// TopLevelModule
module TopLevelModule(
    input clk,                    
    input [2:0] switches,        
    input confirm_key1,   
input confirm_key2,     
    input reset_key,            
    output [1:0] player_led,     
    output [1:0] winner_led           
);
Size: ~880 cells after synthesis, about 100 flip-flops, roughly 11 I/O pins, about 7700 sq um of cells after synthesis.
Settings: LEC_CHECK=0, CAP_MARGIN=0, CORE_MARGIN=3, CORE_UTILIZATION=40, CTS_CLUSTER_SIZE=19, GPL_ROUTABILITY_DRIVEN=0, HOLD_SLACK_MARGIN=-0.04, MIN_ROUTING_LAYER=met1, PLACE_DENSITY_LB_ADDON=0.25, SETUP_SLACK_MARGIN=2.42, SLEW_MARGIN=20; clock period 10.0 ns.
run.sh (not shown) runs the stock make flow with config.mk's settings and CLKGATE_MAP_FILE=.
Rerun with:
CAP_MARGIN = 20   (was 0)
CELL_PAD_IN_SITES_DETAIL_PLACEMENT = 2   (was default)
CORE_MARGIN = 2   (was 3)
CTS_CLUSTER_SIZE = default   (was 19)
GPL_ROUTABILITY_DRIVEN = default   (was 0)
HOLD_SLACK_MARGIN = default   (was -0.04)
MIN_ROUTING_LAYER = default   (was met1)
PLACE_DENSITY_LB_ADDON = default   (was 0.25)
SETUP_SLACK_MARGIN = default   (was 2.42)
TNS_END_PERCENT = 80   (was default)
The changed run went through all stages and came out clean.
Utilization hardly moves.
Setup slack is worse by 320 ps.
Maximum frequency decreases by a few percent.
Wire length increases by well over a third.
Die size decreases by a few percent.
Non-clock buffer count increases by 2.
Via count increases by a little under a tenth.
Total power increases by a few percent.
Critical path depth is unchanged.
Synthesized cell count stays the same.
Sequential power increases slightly.
Rerun with:
CELL_PAD_IN_SITES_DETAIL_PLACEMENT = default   (was 2)
CTS_CLUSTER_DIAMETER = 393   (was default)
CTS_CLUSTER_SIZE = 98   (was default)
PLACE_DENSITY = 0.86   (was default)
TNS_END_PERCENT = default   (was 80)
Effect: Non-clock buffer count drops by 4. Global-route usage drops by 8.6 points. Count of clock-buffer cells in the layout climbs by 2. Combinational power drops by a little under a tenth. Final cell count hardly moves.
Rerun with:
CELL_PAD_IN_SITES_GLOBAL_PLACEMENT = 2   (was default)
CORE_ASPECT_RATIO = 0.74   (was default)
CORE_MARGIN = 4   (was 2)
CORE_UTILIZATION = 51   (was 40)
CTS_CLUSTER_DIAMETER = 293   (was 393)
CTS_CLUSTER_SIZE = 95   (was 98)
HOLD_SLACK_MARGIN = -0.06   (was default)
PLACE_DENSITY = 0.35   (was 0.86)
Power rose slightly.
Worst hold slack is better by 22 ps.
Combinational power barely changes.
Synthesized area stays the same.
Non-clock buffer count increases by 1.
Final cell count goes down by a few percent.
Critical path depth is unchanged.
Rerun with:
CELL_PAD_IN_SITES_GLOBAL_PLACEMENT = default   (was 2)
CORE_ASPECT_RATIO = default   (was 0.74)
CORE_MARGIN = 2   (was 4)
CORE_UTILIZATION = 40   (was 51)
CTS_CLUSTER_DIAMETER = 324   (was 293)
CTS_CLUSTER_SIZE = 96   (was 95)
HOLD_SLACK_MARGIN = default   (was -0.06)
PLACE_DENSITY = default   (was 0.35)
TNS_END_PERCENT = 15   (was default)
=>
- sequential power stays flat
- die size went up by 19%
- global-route usage fell by 5.8 points
- critical path depth goes up by 1
- worst setup slack got worse by 100 ps
- final area climbs by 1.4%

---

Setup of run 1:
Starting RTL as in the previous note.
Design TopLevelModule, start of the top module:
module TopLevelModule(
    input clk,                    
    input [2:0] switches,        
    input confirm_key1,   
input confirm_key2,     
    input reset_key,            
    output [1:0] player_led,     
    output [1:0] winner_led           
);
export LEC_CHECK = 0
export ABC_AREA = 1
export CAP_MARGIN = 20
export CELL_PAD_IN_SITES_DETAIL_PLACEMENT = 0
export CORE_ASPECT_RATIO = 0.82
export CORE_MARGIN = 2
export CORE_UTILIZATION = 60
export CTS_CLUSTER_DIAMETER = 375
export CTS_CLUSTER_SIZE = 84
export GPL_ROUTABILITY_DRIVEN = 1
export GPL_TIMING_DRIVEN = 0
export MAX_ROUTING_LAYER = met4
export PLACE_DENSITY_LB_ADDON = 0.26
export SLEW_MARGIN = 30
create_clock -name core_clock -period 5.25 [get_ports {clk}]
Looking at the reports, run 1 completed the entire flow and the layout it produced met the timing, DRC and antenna checks.
## Diff of input files: run 2 against run 1
# run 1
export LEC_CHECK = 0
export ABC_AREA = 1
export CAP_MARGIN = 20
export CELL_PAD_IN_SITES_DETAIL_PLACEMENT = 0
export CORE_ASPECT_RATIO = 0.82
export CORE_MARGIN = 2
export CORE_UTILIZATION = 60
export CTS_CLUSTER_DIAMETER = 375
export CTS_CLUSTER_SIZE = 84
export GPL_ROUTABILITY_DRIVEN = 1
export GPL_TIMING_DRIVEN = 0
export MAX_ROUTING_LAYER = met4
export PLACE_DENSITY_LB_ADDON = 0.26
export SLEW_MARGIN = 30
create_clock -name core_clock -period 5.25 [get_ports {clk}]
# run 2
export LEC_CHECK = 0
export CAP_MARGIN = 20
export CORE_MARGIN = 2
export CORE_UTILIZATION = 59
export SLEW_MARGIN = 20
create_clock -name core_clock -period 11.4 [get_ports {clk}]
==> comparison <==
Overall chip area ended up 120 um2 higher on run 2 than on run 1.
The y dimension of the die in run 2 sits about 10% above the value recorded for run 1.
As of run 2, placer's final routability congestion estimate had risen by a few percent compared to run 1.
On part of the power in combinational logic: between run 2 and run 1, it ends up lower for run 1.
Higher non-clock buffer count goes to run 1 over run 2.
Diff run 1 -> run 2: total leakage power dropped about 10%; met3 wire length climbed 110 um.
Here is what was changed in the inputs of run 3 compared with run 2.
# run 2
export LEC_CHECK = 0
export CAP_MARGIN = 20
export CORE_MARGIN = 2
export CORE_UTILIZATION = 59
export SLEW_MARGIN = 20
create_clock -name core_clock -period 11.4 [get_ports {clk}]
# run 3
export LEC_CHECK = 0
export CAP_MARGIN = 20
export CORE_MARGIN = 2
export CORE_UTILIZATION = 16
export SLEW_MARGIN = 20
create_clock -name core_clock -period 13.4 [get_ports {clk}]
--- outcome ---
Minimum period implied by the final worst setup slack: run 3 vs run 2 down 0.095 ns
From run 2 to run 3 the numbers moved as follows: utilization shrank by 47 points, routed wire length shrank by 3.8%.
Re sequential cell count of the final layout: no difference whatsoever between run 3 and run 2.
Run 2 was routed with more vias than run 3.
Re worst slack on hold paths: run 2 was higher than run 3.
Layout-stage area growth over the synthesis result was higher in run 3 than in run 2.
Reported for run 3 and run 2, critical path depth turned out identical to the last digit.
Compared with run 2, run 3 ends up with a larger final cell area.
Logic area: run 2 vs run 3 — no meaningful difference
Changes in run 4 relative to run 3:
# run 3
export LEC_CHECK = 0
export CAP_MARGIN = 20
export CORE_MARGIN = 2
export CORE_UTILIZATION = 16
export SLEW_MARGIN = 20
create_clock -name core_clock -period 13.4 [get_ports {clk}]
# run 4
export LEC_CHECK = 0
export CAP_MARGIN = 20
export CORE_MARGIN = 2
export CORE_UTILIZATION = 40
export SLEW_MARGIN = 20
create_clock -name core_clock -period 10.0 [get_ports {clk}]
## What came out
- Going from run 3 to run 4, met1 global-route usage grows by 20 points.
- Going from run 3 to run 4, share of the clock period used by the worst path went up, proportion of cell area spent on the clock network went up, number of cell rows went down, detailed placement HPWL went down, area added between synthesis and finish went down.
- Taking run 3 as the reference point, the post-route standard cell area excluding fillers of run 4 falls by 400 um2.
- Compared with run 3, run 4 shows switching part of the total power higher by 1.2 points.
- In the tables for run 4 and run 3, non-clock buffer instance count of the final layout reads higher with run 4.
- When the final numbers for run 4 and run 3 were put side by side, the global-route usage turned out to be greater in run 4.

---

## job 8211
TopLevelModule again, from the RTL that the note above started with.
Design TopLevelModule, start of the top module:
module TopLevelModule(
    input clk,                    
    input [2:0] switches,        
    input confirm_key1,   
input confirm_key2,     
    input reset_key,            
    output [1:0] player_led,     
    output [1:0] winner_led           
);
Settings: LEC_CHECK=0, ABC_AREA=1, CAP_MARGIN=20, CORE_MARGIN=2, CORE_UTILIZATION=72, CTS_CLUSTER_DIAMETER=46, CTS_CLUSTER_SIZE=73, PLACE_DENSITY=0.66, SETUP_SLACK_MARGIN=-0.26, SLEW_MARGIN=20; clock period 3.95 ns.
Tool error DPL-0033 stopped job 8211 during clock tree synthesis (4_1_cts); no final results.
#### Input delta (job 4996 over job 8211)
diff --git a/flow/config.mk b/flow/config.mk
--- a/flow/config.mk
+++ b/flow/config.mk
@@ -8 +7,0 @@
-export ABC_AREA = 1
@@ -11,5 +10 @@
-export CORE_UTILIZATION = 72
-export CTS_CLUSTER_DIAMETER = 46
-export CTS_CLUSTER_SIZE = 73
-export PLACE_DENSITY = 0.66
-export SETUP_SLACK_MARGIN = -0.26
+export CORE_UTILIZATION = 53
==> flow/constraint.sdc <==
create_clock -name core_clock -period 5.73 [get_ports {clk}]
set_input_delay 1.1460 -clock core_clock [delete_from_list [all_inputs] [get_ports {clk}]]
set_output_delay 1.1460 -clock core_clock [all_outputs]
set_load 0.01 [all_outputs]
==> results <==
- Job 8211 did not finish: a tool error stopped it during clock tree synthesis (4_1_cts).
- In summary, job 4996 completed successfully, with a layout that passed the timing, DRC and antenna checks.
- Number of cell rows: job 4996 > job 8211
- Gate count after technology mapping: lower on job 4996
- Summary — simple logic cell fraction of the synthesized area, job 4996 relative to job 8211: lower, by 8.9 points.
- Compared with job 8211, in job 4996 die area saw an increase, number of placed cells counting well taps saw a decrease, portion of netlist area occupied by mux cells saw an increase, post-synthesis cell count from yosys saw a decrease, area fraction in full adders, half adders and majority gates saw little to no change.
- Where post-synthesis instance area is concerned, job 8211 is outperformed by job 4996.
- Reported for job 4996 and job 8211, number of enable-type register cells in the synthesized netlist turned out identical to the last digit.
- Job 4996: count of distinct cell types in the synthesized netlist 33 above job 8211
Input-level comparison between job 6258 and job 4996:
diff --git a/flow/config.mk b/flow/config.mk
--- a/flow/config.mk
+++ b/flow/config.mk
@@ -10 +10 @@
-export CORE_UTILIZATION = 53
+export CORE_UTILIZATION = 70
==> flow/constraint.sdc <==
create_clock -name core_clock -period 8.22 [get_ports {clk}]
set_input_delay 1.6440 -clock core_clock [delete_from_list [all_inputs] [get_ports {clk}]]
set_output_delay 1.6440 -clock core_clock [all_outputs]
set_load 0.01 [all_outputs]
[summary]
Job 6258 vs job 4996, worst setup path startpoint: input_proc.column[2]$_DFF_P_ vs input_proc.column[1]$_DFF_P_
Job 6258 vs. job 4996: clock share of power has decreased, area of the placeable core went down, placement-stage cell area fell about 1.6%, slew at the pin closest to its max-slew limit went up.
Taking job 4996 as the reference, in job 6258 clock transition at the register clock pins on the worst setup and hold paths after CTS went up 20 ps, wire length of the first global-routing pass up 380 µm, setup slack went up, static leakage dropped about 2%.
Delta (job 6258 minus job 4996): portion of the clock cycle consumed by the worst path in the final layout went down by 26 points, end-of-flow core utilization has increased.
The inputs of job 776 differ from those of job 6258 as listed below.
diff --git a/flow/config.mk b/flow/config.mk
--- a/flow/config.mk
+++ b/flow/config.mk
@@ -8,0 +9 @@
+export CORE_ASPECT_RATIO = 0.5
@@ -10 +11,2 @@
-export CORE_UTILIZATION = 70
+export CORE_UTILIZATION = 58
+export HOLD_SLACK_MARGIN = -0.07
==> flow/constraint.sdc <==
create_clock -name core_clock -period 10.0 [get_ports {clk}]
set_input_delay 2.0000 -clock core_clock [delete_from_list [all_inputs] [get_ports {clk}]]
set_output_delay 2.0000 -clock core_clock [all_outputs]
set_load 0.01 [all_outputs]
### Flow results
Job 776: done, clean on timing, DRC and antenna. Between job 6258 and job 776, core footprint increased. Diff job 776..job 6258 | count of instances resized after the clock tree is built | unchanged. The run showing the smaller fmax is job 776. Looking at wire length, job 776 sits 130 µm lower than job 6258 does. Normalized max-slew margin in job 776 is 8.9 points below job 6258. The total power in job 6258 is 1.17 times that in job 776.
Edits applied to the flow inputs when going from job 776 to job 3589:
diff --git a/flow/config.mk b/flow/config.mk
--- a/flow/config.mk
+++ b/flow/config.mk
@@ -8,5 +8,8 @@
-export CAP_MARGIN = 20
-export CORE_ASPECT_RATIO = 0.5
-export CORE_MARGIN = 2
-export CORE_UTILIZATION = 58
-export HOLD_SLACK_MARGIN = -0.07
+export CAP_MARGIN = 30
+export CORE_MARGIN = 4
+export CORE_UTILIZATION = 40
+export CTS_CLUSTER_SIZE = 19
+export HOLD_SLACK_MARGIN = -0.04
+export MIN_ROUTING_LAYER = met1
+export PLACE_DENSITY_LB_ADDON = 0.25
+export SETUP_SLACK_MARGIN = 2.42
==> comparison <==
- Between job 776 and job 3589, the flow reports pin count of the biggest net entering global routing increasing by more than 10%.
- Against job 776 as the reference, job 3589 delivers a higher clock share of power.
- Sort job 776 and job 3589 by design area, descending, and job 3589 comes first.
- The higher worst slack at placement of job 776 and job 3589 is in job 776.

---

TopLevelModule again, from the RTL that the note above started with.
==> flow/design.v (excerpt) <==
module TopLevelModule(
    input clk,                    
    input [2:0] switches,        
    input confirm_key1,   
input confirm_key2,     
    input reset_key,            
    output [1:0] player_led,     
    output [1:0] winner_led           
);
export LEC_CHECK = 0
export CAP_MARGIN = 20
export CELL_PAD_IN_SITES_DETAIL_PLACEMENT = 1
export CORE_ASPECT_RATIO = 0.68
export CORE_MARGIN = 2
export CORE_UTILIZATION = 40
export GPL_TIMING_DRIVEN = 1
export HOLD_SLACK_MARGIN = 0.17
export MIN_ROUTING_LAYER = met2
export SLEW_MARGIN = 20
export TNS_END_PERCENT = 80
create_clock -name core_clock -period 6.97 [get_ports {clk}]
==> next run, changes <==
- CELL_PAD_IN_SITES_DETAIL_PLACEMENT: 1 -> not set
- CORE_ASPECT_RATIO: 0.68 -> not set
- CTS_CLUSTER_DIAMETER: not set -> 392
- CTS_CLUSTER_SIZE: not set -> 99
- GPL_TIMING_DRIVEN: 1 -> not set
- HOLD_SLACK_MARGIN: 0.17 -> not set
- MIN_ROUTING_LAYER: met2 -> not set
- TNS_END_PERCENT: 80 -> 5
- clock period: 6.97 -> 10.0 ns (I/O delays scaled with it)
After rerunning: The new run ran to the end with no violations; synthesized cell count does not change; routed wire length came out lower by about a fifth; via count came out lower by a quarter to a third.
==> next run, changes <==
- CELL_PAD_IN_SITES_GLOBAL_PLACEMENT: not set -> 2
- CORE_ASPECT_RATIO: not set -> 0.5
- CORE_MARGIN: 2 -> 4
- CORE_UTILIZATION: 40 -> 51
- CTS_CLUSTER_DIAMETER: 392 -> 293
- CTS_CLUSTER_SIZE: 99 -> 95
- HOLD_SLACK_MARGIN: not set -> -0.06
- PLACE_DENSITY: not set -> 0.35
- TNS_END_PERCENT: 5 -> 20
Result:
- synthesized area does not change
- setup slack is better by 0.094 ns
- power came out higher by about 1.5%
- cell count came out lower by about 5%
- clock skew came out lower by 0.0080 ns
- core utilization came out higher by 12 points
==> next run, changes <==
- CELL_PAD_IN_SITES_DETAIL_PLACEMENT: not set -> 1
- PLACE_DENSITY: 0.35 -> not set
- TNS_END_PERCENT: 20 -> not set
Power came out higher slightly.
Synthesized cell count does not change.
Cell area barely changes.
Core utilization barely changes.
Clock-buffer cell count came out higher by 1.
==> next run, changes <==
- CELL_PAD_IN_SITES_DETAIL_PLACEMENT: 1 -> not set
- CELL_PAD_IN_SITES_GLOBAL_PLACEMENT: 2 -> not set
- CORE_MARGIN: 4 -> 2
- CORE_UTILIZATION: 51 -> 40
- CTS_CLUSTER_DIAMETER: 293 -> not set
- CTS_CLUSTER_SIZE: 95 -> not set
- HOLD_SLACK_MARGIN: -0.06 -> not set
- PLACE_DENSITY: not set -> 0.85
- TNS_END_PERCENT: not set -> 15
Effect:
- clock power barely changes
- setup slack got worse by 0.059 ns
- count of clock-buffer cells in the layout went down by 1
- synthesized cell count does not change
==> next run, changes <==
- CORE_UTILIZATION: 40 -> 59
- PLACE_DENSITY: 0.85 -> not set
- SETUP_SLACK_MARGIN: not set -> 2.94
- TNS_END_PERCENT: 15 -> not set
Result: The new run went through all stages and came out clean. Die size fell by 31%. Clock skew rose by 0.0082 ns. Power fell by 0.66%. Synthesized area stays the same. Flip-flop count stays the same. Final area fell by 1.0%. Via count fell by 0.68%. Fmax rose by 3.4%. Wire length fell by 3.9%. Worst hold slack loses 0.31 ns. Utilization rose by 20 points.
No activity file was given, so power comes from the tool's default toggle rates.
